==> job 3533: inputs <==
==> flow/design.v (excerpt) <==
module LMFE ( clk, reset, Din, in_en, busy, out_valid, Dout, mem_cen, mem_wen, mem_addr, mem_d, mem_q);
Settings: LEC_CHECK=0, CAP_MARGIN=15, CELL_PAD_IN_SITES_GLOBAL_PLACEMENT=1, CORE_ASPECT_RATIO=0.83, CORE_MARGIN=10, CORE_UTILIZATION=40, CTS_CLUSTER_SIZE=23, GPL_ROUTABILITY_DRIVEN=1, HOLD_SLACK_MARGIN=-0.06, MAX_ROUTING_LAYER=met4, PLACE_DENSITY_LB_ADDON=0.16, SETUP_SLACK_MARGIN=0.61, SLEW_MARGIN=20, TNS_END_PERCENT=60; clock period 6.0 ns.
run.sh (not shown) runs the stock make flow with config.mk's settings and CLKGATE_MAP_FILE=.
==> inputs of job 7645, as changes to job 3533 <==
- ABC_AREA: default -> 1
- CELL_PAD_IN_SITES_GLOBAL_PLACEMENT: 1 -> default
- CORE_ASPECT_RATIO: 0.83 -> default
- CORE_MARGIN: 10 -> 2
- CORE_UTILIZATION: 40 -> 70
- CTS_CLUSTER_DIAMETER: default -> 93
- CTS_CLUSTER_SIZE: 23 -> default
- GPL_ROUTABILITY_DRIVEN: 1 -> default
- HOLD_SLACK_MARGIN: -0.06 -> 0.3
- MAX_ROUTING_LAYER: met4 -> default
- PLACE_DENSITY_LB_ADDON: 0.16 -> default
- SETUP_SLACK_MARGIN: 0.61 -> default
- TNS_END_PERCENT: 60 -> default
==> flow/constraint.sdc (replaced) <==
create_clock -name core_clock -period 3.29 [get_ports {clk}]
set_input_delay 0.6580 -clock core_clock [delete_from_list [all_inputs] [get_ports {clk}]]
set_output_delay 0.6580 -clock core_clock [all_outputs]
set_load 0.01 [all_outputs]
==> run_results.csv <==
group,metric,value,unit
status,status,"no timing/DRC/antenna violations",
worst_setup_path,crit_chain,"buf_4 > ha_1 > o21a_1 > o21a_1 > o21a_1 > o21bai_1 > a21o_1 > o21ai_1 > nor2_1 > a32o_1",
min_path,holdPathEnd,"med.state_r[0]",
synthesis,synthDistinctLibCells,77,
detailed_routing,first_iter_violations,2290,
die,dieArea,0.108,sq mm
finish,nets,4693,
synthesis,synth.mux.area_fraction,9.61,%
timing,layout_setup_ws,1.92,ns
[end of results for job 3533]
==> run_results.csv <==
group,metric,value,unit
synthesis,synth.mux.area_fraction,0.0566,%
die,dieArea,0.0556,sq mm
timing,layout_setup_ws,0.202,ns
finish,nets,5580,
worst_setup_path,crit_chain,"ha_2 > nand2_1 > xor2_1 > nand2_1 > nand2_1 > nand2_2 > nor2_4 > buf_4 > nand3_1 > nand2_1 > nand2_2 > inv_2 > nand2_2 > nor2_8 > nand2_8 > nand2_1 > nand2_1 > nor2_4 > nand2_4 > nand2_1 > nand3_1 > nand2_1 > nand2_1",
synthesis,yosysWarnings,4,
status,status,"no timing/DRC/antenna violations",
detailed_routing,first_iter_violations,4387,
[end of results for job 7645]

---

==> inputs of v7 <==
LMFE again, from the RTL that the note above started with.
## LMFE
module LMFE ( clk, reset, Din, in_en, busy, out_valid, Dout, mem_cen, mem_wen, mem_addr, mem_d, mem_q);
export LEC_CHECK = 0
export CAP_MARGIN = 20
export CELL_PAD_IN_SITES_GLOBAL_PLACEMENT = 3
export CORE_MARGIN = 2
export CORE_UTILIZATION = 40
export GPL_ROUTABILITY_DRIVEN = 0
export HOLD_SLACK_MARGIN = 0.23
export MAX_ROUTING_LAYER = met4
export MIN_ROUTING_LAYER = met2
export PLACE_DENSITY_LB_ADDON = 0.15
export SLEW_MARGIN = 20
create_clock -name core_clock -period 6.0 [get_ports {clk}]
==> v25: changes against v7 <==
ABC_AREA = 1   (was not set)
CELL_PAD_IN_SITES_GLOBAL_PLACEMENT = not set   (was 3)
CORE_UTILIZATION = 66   (was 40)
CTS_CLUSTER_SIZE = 98   (was not set)
GPL_ROUTABILITY_DRIVEN = not set   (was 0)
HOLD_SLACK_MARGIN = not set   (was 0.23)
MAX_ROUTING_LAYER = not set   (was met4)
MIN_ROUTING_LAYER = not set   (was met2)
PLACE_DENSITY_LB_ADDON = not set   (was 0.15)
==> flow/constraint.sdc (replaced) <==
create_clock -name core_clock -period 3.39 [get_ports {clk}]
set_input_delay 0.6780 -clock core_clock [delete_from_list [all_inputs] [get_ports {clk}]]
set_output_delay 0.6780 -clock core_clock [all_outputs]
set_load 0.01 [all_outputs]
==> comparison table <==
metric	v25	v7
Run status	complete, no violations	complete, no violations
Worst Skew	0.0346 ns	0.0162 ns
Worst reg-to-reg setup slack	0.23 ns	1.65 ns
Highest achievable clock rate	316 MHz	230 MHz
Worst-margin pin slew	1.04 ns	1.14 ns
Hold Worst Slack	0.388 ns	0.433 ns
Reg area	12,400 µm²	12,400 µm²
Tapcells	756	1,254
Number of non-filler instances in the completed layout	5,934	5,570
Die footprint	58,900 µm²	97,300 µm²
Met3 routed WL	8540 µm	52,200 µm
Worst path depth	10	11
Number of instances in the placed design	5,821	5,450
Hold Path Class	input port to async pin	register to register

---

==> inputs of build 69 <==
Starting RTL as in the previous note.
Settings: LEC_CHECK=0, CAP_MARGIN=0, CELL_PAD_IN_SITES_DETAIL_PLACEMENT=1, CELL_PAD_IN_SITES_GLOBAL_PLACEMENT=2, CORE_ASPECT_RATIO=1.06, CORE_MARGIN=2, CORE_UTILIZATION=20, CTS_CLUSTER_SIZE=81, GPL_TIMING_DRIVEN=0, HOLD_SLACK_MARGIN=-0.06, MIN_ROUTING_LAYER=met2, PLACE_DENSITY_LB_ADDON=0.28, SLEW_MARGIN=40; clock period 4.57 ns.
==> trial 41 (differences from build 69) <==
Settings changed: CAP_MARGIN 0 to 15, CELL_PAD_IN_SITES_DETAIL_PLACEMENT 1 to default, CELL_PAD_IN_SITES_GLOBAL_PLACEMENT 2 to default, CORE_ASPECT_RATIO 1.06 to default, CORE_UTILIZATION 20 to 70, CTS_CLUSTER_DIAMETER from default to 93, CTS_CLUSTER_SIZE 81 to default, GPL_TIMING_DRIVEN 0 to default, HOLD_SLACK_MARGIN -0.06 to default, MIN_ROUTING_LAYER met2 to default, PLACE_DENSITY_LB_ADDON 0.28 to default, SLEW_MARGIN 40 to 20.
==> flow/constraint.sdc (replaced) <==
create_clock -name core_clock -period 2.91 [get_ports {clk}]
set_input_delay 0.5820 -clock core_clock [delete_from_list [all_inputs] [get_ports {clk}]]
set_output_delay 0.5820 -clock core_clock [all_outputs]
set_load 0.01 [all_outputs]
==> trial 14 (differences from build 69) <==
Settings changed: CTS_CLUSTER_DIAMETER from default to 77, CTS_CLUSTER_SIZE 81 to 30, GPL_ROUTABILITY_DRIVEN from default to 0, HOLD_SLACK_MARGIN -0.06 to default, MAX_ROUTING_LAYER from default to met4.
==> flow/constraint.sdc (replaced) <==
create_clock -name core_clock -period 2.85 [get_ports {clk}]
set_input_delay 0.5700 -clock core_clock [delete_from_list [all_inputs] [get_ports {clk}]]
set_output_delay 0.5700 -clock core_clock [all_outputs]
set_load 0.01 [all_outputs]
==> build 67 (differences from build 69) <==
Settings changed: ABC_AREA from default to 1, CAP_MARGIN 0 to 20, CELL_PAD_IN_SITES_DETAIL_PLACEMENT 1 to default, CELL_PAD_IN_SITES_GLOBAL_PLACEMENT 2 to default, CORE_ASPECT_RATIO 1.06 to default, CORE_UTILIZATION 20 to 72, CTS_CLUSTER_SIZE 81 to default, GPL_TIMING_DRIVEN 0 to default, HOLD_SLACK_MARGIN -0.06 to default, MIN_ROUTING_LAYER met2 to default, PLACE_DENSITY_LB_ADDON 0.28 to default, SLEW_MARGIN 40 to 20.
==> flow/constraint.sdc (replaced) <==
create_clock -name core_clock -period 5.38 [get_ports {clk}]
set_input_delay 1.0760 -clock core_clock [delete_from_list [all_inputs] [get_ports {clk}]]
set_output_delay 1.0760 -clock core_clock [all_outputs]
set_load 0.01 [all_outputs]
==> impl_metrics.ini <==
; physical design summary
[run_status]
status = finished with violations
so_faults = setup timing

[grt]
met1_usage_pct = 0
antenna_found_initial = 0

[timing]
setup_viol_count_final = 402
worst_slack_ns = -0.509
the above is filed under trial 14

==> impl_metrics.ini <==
; physical design summary
[grt]
met1_usage_pct = 0
antenna_found_initial = 0

[timing]
worst_slack_ns = 0.163

[setup_path]
r2r_cells = 15
critPathKind = register to register

[job]
tool_warnings = 41

[cells_and_area]
sh_comb_area_pct = 51.1

[run_status]
status = no timing/DRC/antenna violations
the above is filed under build 69

==> impl_metrics.ini <==
; physical design summary
[synthesis]
syn_area_per_cell_um2 = 7.40

[timing]
setup_viol_count_final = 0
worst_slack_ns = 1.32

[run_status]
status = no timing/DRC/antenna violations

[grt]
met1_usage_pct = 54.4
track_usage_pct = 41.4
antenna_found_initial = 0

[cells_and_area]
sh_seq_area_pct = 30.8

[power_and_ir_drop]
the above is filed under build 67

==> impl_metrics.ini <==
; physical design summary
[grt]
met1_usage_pct = 51.7
antenna_found_initial = 1

[clock_network]
clock_sinks = 483

[setup_path]
crit_chain = buf_12 > buf_8 > buf_12 > buf_6 > ha_4 > nor2b_4 > o21a_1 > o21a_1 > o21ai_2 > a31oi_2 > buf_4 > nor2_4 > buf_8 > mux2i_2 > o21ai_1 > o22a_1

[drt]
wl_um = 127000

[timing]
worst_slack_ns = -0.280
setup_viol_count_final = 198

[run_status]
so_faults = setup timing
status = finished with violations

[floorplanning]
die_h_um = 237
the above is filed under trial 41


---

==> inputs of trial 7 <==
Starting RTL as in the previous note.
export LEC_CHECK = 0
export ABC_AREA = 1
export CAP_MARGIN = 20
export CELL_PAD_IN_SITES_DETAIL_PLACEMENT = 2
export CELL_PAD_IN_SITES_GLOBAL_PLACEMENT = 0
export CORE_MARGIN = 9
export CORE_UTILIZATION = 40
export GPL_ROUTABILITY_DRIVEN = 0
export HOLD_SLACK_MARGIN = 0.23
export MAX_ROUTING_LAYER = met4
export MIN_ROUTING_LAYER = met1
export PLACE_DENSITY_LB_ADDON = 0.12
export SETUP_SLACK_MARGIN = 0.63
export SLEW_MARGIN = 20
create_clock -name core_clock -period 2.64 [get_ports {clk}]
==> inputs of trial 36, as changes to trial 7 <==
Settings changed: ABC_AREA 1 to unset, CELL_PAD_IN_SITES_DETAIL_PLACEMENT 2 to unset, CELL_PAD_IN_SITES_GLOBAL_PLACEMENT 0 to unset, CORE_MARGIN 9 to 2, CORE_UTILIZATION 40 to 68, CTS_CLUSTER_DIAMETER set to 270, CTS_CLUSTER_SIZE set to 28, GPL_ROUTABILITY_DRIVEN 0 to unset, HOLD_SLACK_MARGIN 0.23 to unset, MAX_ROUTING_LAYER met4 to unset, MIN_ROUTING_LAYER met1 to unset, PLACE_DENSITY_LB_ADDON 0.12 to unset, SETUP_SLACK_MARGIN 0.63 to unset.
==> flow/constraint.sdc (replaced) <==
create_clock -name core_clock -period 3.25 [get_ports {clk}]
set_input_delay 0.6500 -clock core_clock [delete_from_list [all_inputs] [get_ports {clk}]]
set_output_delay 0.6500 -clock core_clock [all_outputs]
set_load 0.01 [all_outputs]
==> inputs of build 5, as changes to trial 7 <==
Settings changed: CAP_MARGIN 20 to 15, CELL_PAD_IN_SITES_DETAIL_PLACEMENT 2 to unset, CELL_PAD_IN_SITES_GLOBAL_PLACEMENT 0 to unset, CORE_MARGIN 9 to 2, CORE_UTILIZATION 40 to 70, CTS_CLUSTER_DIAMETER set to 363, GPL_ROUTABILITY_DRIVEN 0 to unset, HOLD_SLACK_MARGIN 0.23 to unset, MAX_ROUTING_LAYER met4 to unset, MIN_ROUTING_LAYER met1 to unset, PLACE_DENSITY_LB_ADDON 0.12 to unset, SETUP_SLACK_MARGIN 0.63 to unset.
==> flow/constraint.sdc (replaced) <==
create_clock -name core_clock -period 2.7 [get_ports {clk}]
set_input_delay 0.5400 -clock core_clock [delete_from_list [all_inputs] [get_ports {clk}]]
set_output_delay 0.5400 -clock core_clock [all_outputs]
set_load 0.01 [all_outputs]
==> results.yml <==
# flow metrics
logic_synthesis:
  ys_sh_mux_pct: 0.05659
  synth_area_mm2: 0.03759
  yosysSeqAreaShare_pct: 32.91
  xor_area_share_pct: 0.6990
  yosysChipArea_mm2: 0.03759
  most_common_cell: "o21ai_0"
status:
  haltStage: "clock tree synthesis"
  status: "aborted with a tool error"
  error_line: "[ERROR DPL-0033] detailed placement checks failed during check placement."
die:
  die_width_um: 324.5
The numbers above come from trial 7.

==> results.yml <==
# implementation run metrics
routing:
  wire_per_inst_um: 19.97
logic_synthesis:
  synth.avg_cell_area_um2: 8.798
  yosysSeqAreaShare_pct: 32.60
  synth_area_mm2: 0.03795
  most_common_cell: "ha_1"
  xor_area_share_pct: 0.9694
  yosysChipArea_mm2: 0.03795
  ys_sh_mux_pct: 9.612
min_path:
  worstHoldPathType: "reg2reg"
status:
  status: "no timing/DRC/antenna violations"
The numbers above come from trial 36.

==> results.yml <==
# flow metrics
status:
  status: "aborted with a tool error"
  error_line: "[ERROR GRT-0232] Routing congestion too high. Check the congestion heatmap in the GUI."
  haltStage: "global routing"
logic_synthesis:
  ys_sh_mux_pct: 0.05659
  xor_area_share_pct: 0.6990
The numbers above come from build 5.

